Setup of wip/tundra:
Design interpolation, start of the top module:
module interpolation (
    input           clk,
    input           RST,
    input           START,
    input   [5:0]   H0,
    input   [5:0]   V0,
    input   [3:0]   SW,
    input   [3:0]   SH,
    output          REN,
    input   [7:0]   R_DATA,
    output  [11:0]  ADDR,
    output  [7:0]   O_DATA,
    output          O_VALID
);
Size in the first run: roughly 1400 cells after synthesis, ~53 I/O pins.
export LEC_CHECK = 0
export ABC_AREA = 1
export CAP_MARGIN = 20
export CORE_ASPECT_RATIO = 0.5
export CORE_MARGIN = 7
export CORE_UTILIZATION = 28
export CTS_CLUSTER_DIAMETER = 220
export CTS_CLUSTER_SIZE = 99
export MAX_ROUTING_LAYER = met4
export PLACE_DENSITY_LB_ADDON = 0.06
export SLEW_MARGIN = 15
export TNS_END_PERCENT = 10
create_clock -name core_clock -period 17.4 [get_ports {clk}]
run.sh (not shown) runs the stock make flow with config.mk's settings and CLKGATE_MAP_FILE=.
Although it ran to completion, wip/tundra produced a layout that fails the final checks because of setup timing.
What wip/pepper does differently from wip/tundra at the input level:
Settings: a deleted MAX_ROUTING_LAYER that had been met4; a deleted TNS_END_PERCENT that had been 10; a deleted CTS_CLUSTER_SIZE that had been 99; a deleted CTS_CLUSTER_DIAMETER that had been 220; a change of SLEW_MARGIN from 15 to 20; a change of CORE_MARGIN from 7 to 2; a deleted CORE_ASPECT_RATIO that had been 0.5; a change of CORE_UTILIZATION from 28 to 59; a change of the clock period (ns, I/O delays scaled along) from 17.4 to 19.1.
Results
- From wip/tundra to wip/pepper the numbers moved as follows: wire length of the first global-routing pass now sits lower; total overflow reported by the global router now sits at about the same level; post-route cell area now sits lower.
- Re aoi/oai-family share of the synthesized area: no difference whatsoever between wip/pepper and wip/tundra.
- Of wip/tundra and wip/pepper, none finishes clean.
- Worst hold slack after final layout delta (wip/tundra -> wip/pepper): insignificant
The inputs of wip/quartz differ from those of wip/pepper as listed below.
Settings: PLACE_DENSITY_LB_ADDON no longer set, was 0.06; CORE_UTILIZATION now 67, was 59; the clock period (ns, I/O delays scaled along) now 33.6, was 19.1.
Results
Every run in wip/quartz and wip/pepper closed cleanly, with the single exception of wip/pepper.
Looking at post-detailed-routing wire length across wip/quartz and wip/pepper, the one that comes out lower is wip/quartz.
Against wip/pepper, wip/quartz comes in about 12% lower on die area.
Going from wip/pepper to wip/quartz, area of combinational cells with multiple inputs shrank by a few percent.
The inputs of wip/lagoon differ from those of wip/quartz as listed below.
Settings: a change of CORE_UTILIZATION from 67 to 72; an added PLACE_DENSITY of 0.65; a change of the clock period (ns, I/O delays scaled along) from 33.6 to 16.8.
--- outcome ---
wip/lagoon -> stages 100% | layout checks FAIL | setup timing
wip/quartz reports its slowest stage cell on the critical path as sky130_fd_sc_hd__clkdlybuf4s50_1 while wip/lagoon reports sky130_fd_sc_hd__fa_1.
Taking wip/quartz as the reference, in wip/lagoon design area now sits higher, total wire length after detailed routing moved up, cell count higher.

interpolation again, from the RTL that the note above started with.
clock: 17.8 ns
lec_check: 0
abc_area: 1
cap_margin: 20
core_margin: 2
core_utilization: 72
cts_cluster_diameter: 42
cts_cluster_size: 76
place_density: 0.35
setup_slack_margin: 4.37
slew_margin: 20
tns_end_percent: 40
The baseline completed and failed the layout checks on setup timing.
Then changed:
- CTS_CLUSTER_DIAMETER: 42 -> default
- CTS_CLUSTER_SIZE: 76 -> 81
- PLACE_DENSITY: 0.35 -> 0.67
- SETUP_SLACK_MARGIN: 4.37 -> -0.34
- TNS_END_PERCENT: 40 -> default
- clock period: 17.8 -> 17.9 ns (I/O delays scaled with it)
After rerunning: The changed run completed and failed the layout checks on setup timing; cell area came out higher by about 0.65%; worst setup slack gets worse by 0.33 ns; clock power fell by about 2%; sequential share of layout area is lower by 0.13 points; clock-buffer cell count fell by 2; routed wire length climbs by 12%; clock skew is about the same; via count went up by 4.7%; global-route usage rose by 1.0 points; critical path depth goes down by 4; die area is unchanged.
Then changed:
- ABC_AREA: 1 -> default
- CORE_UTILIZATION: 72 -> 40
- CTS_CLUSTER_SIZE: 81 -> default
- PLACE_DENSITY: 0.67 -> default
- SETUP_SLACK_MARGIN: -0.34 -> default
- clock period: 17.9 -> 42.4 ns (I/O delays scaled with it)
=> The changed run finished clean; flip-flop count stays the same; clock power shrinks by 60%; core utilization shrinks by 44 points; combinational power shrinks by about 70%; clock skew shrinks by 0.021 ns; synthesized cell count shrinks by 17%; worst setup slack gets better by 6.7 ns; via count shrinks by 26%; area after synthesis shrinks by 2.4%.

## tundra
Starting RTL as in the previous note.
Settings: LEC_CHECK=0, ABC_AREA=1, CAP_MARGIN=20, CORE_MARGIN=2, CORE_UTILIZATION=72, CTS_CLUSTER_DIAMETER=54, CTS_CLUSTER_SIZE=81, GPL_ROUTABILITY_DRIVEN=0, PLACE_DENSITY_LB_ADDON=0.02, SETUP_SLACK_MARGIN=-0.34, SLEW_MARGIN=20; clock period 17.9 ns.
The layout from tundra, despite a flow that completed every stage, fails the layout checks, with the failing checks listed as negative setup slack.
diff inputs: tundra => maple
Settings: PLACE_DENSITY_LB_ADDON: 0.02 -> 0.24; CTS_CLUSTER_SIZE: 81 -> unset; CTS_CLUSTER_DIAMETER: 54 -> unset; SETUP_SLACK_MARGIN: -0.34 -> unset; TNS_END_PERCENT: unset -> 35; GPL_ROUTABILITY_DRIVEN: 0 -> unset; the clock period (ns, I/O delays scaled along): 17.9 -> 15.2.
## What came out
The final report for maple shows a completed flow and a layout that fails verification, specifically negative setup slack.
In the final design statistics, maple uses fewer standard cells in total than tundra.
[compare] base=tundra new=maple: maximum vdd ir drop moved up, total power increased by 19% relative to the old numbers, total length of routed wires increased 3.9%.
Relative to maple, the following input files were edited for lagoon:
Settings: SETUP_SLACK_MARGIN now 0.88, previously not set; the clock period (ns, I/O delays scaled along) now 15.0, was 15.2.
[flow] lagoon | stages: complete | final checks: fail | reason: negative setup slack
Taking maple as the reference, in lagoon hold slack higher, overall power consumption lower, setup slack higher, sequential share of layout area roughly the same, detailed-route vias per instance lower.
Actual slew at the worst max-slew pin (lagoon over maple): decrease, 0.064 ns
Relative to lagoon, the following input files were edited for quartz:
Settings: ABC_AREA no longer set, was 1; TNS_END_PERCENT no longer set, was 35; SETUP_SLACK_MARGIN no longer set, was 0.88; CORE_UTILIZATION now 40, was 72; PLACE_DENSITY_LB_ADDON no longer set, was 0.24; the clock period (ns, I/O delays scaled along) now 32.0, was 15.0.
## What came out
Although lagoon finished all stages, its layout failed final checks on negative setup slack.
quartz went all the way through the flow, and no timing, DRC or antenna check failed.
Between lagoon and quartz, the flow reports wire length of the first global-routing pass decreasing by more than 10%.
lagoon ended up with data_y_upper[1][4]$_DFFE_NN_ as its start point of the critical path; quartz ended up with data_y_upper[0][2]$_DFFE_NP_.
The run showing the smaller global-route usage is quartz.
quartz: register area share after synthesis is 0.59 points higher than what lagoon reported.
lagoon -> quartz: number of slew-limit violations in the final report delta 0, exact match
As of quartz, first-iteration DRC count had fallen by more than half compared to lagoon.
Setup changes, quartz to xenon
Settings: setting TNS_END_PERCENT to 5 for the first time; setting CTS_CLUSTER_DIAMETER to 396 for the first time; changing CORE_UTILIZATION from 40 to 34; setting SETUP_SLACK_MARGIN to 2.88 for the first time; setting CTS_CLUSTER_SIZE to 99 for the first time; setting ABC_AREA to 0 for the first time.
Notes after the runs:
- Number of well taps delta for xenon relative to quartz: 61 higher
- quartz → xenon: routed length on met2 picked up an extra 1.8%; final core area utilization now smaller; placement row count went up 8.5%; final instance area has increased.
- Diff quartz and xenon: worst endpoint data arrival time lower in xenon
Power figures rest on the tool's default switching activity, not on a simulated workload.
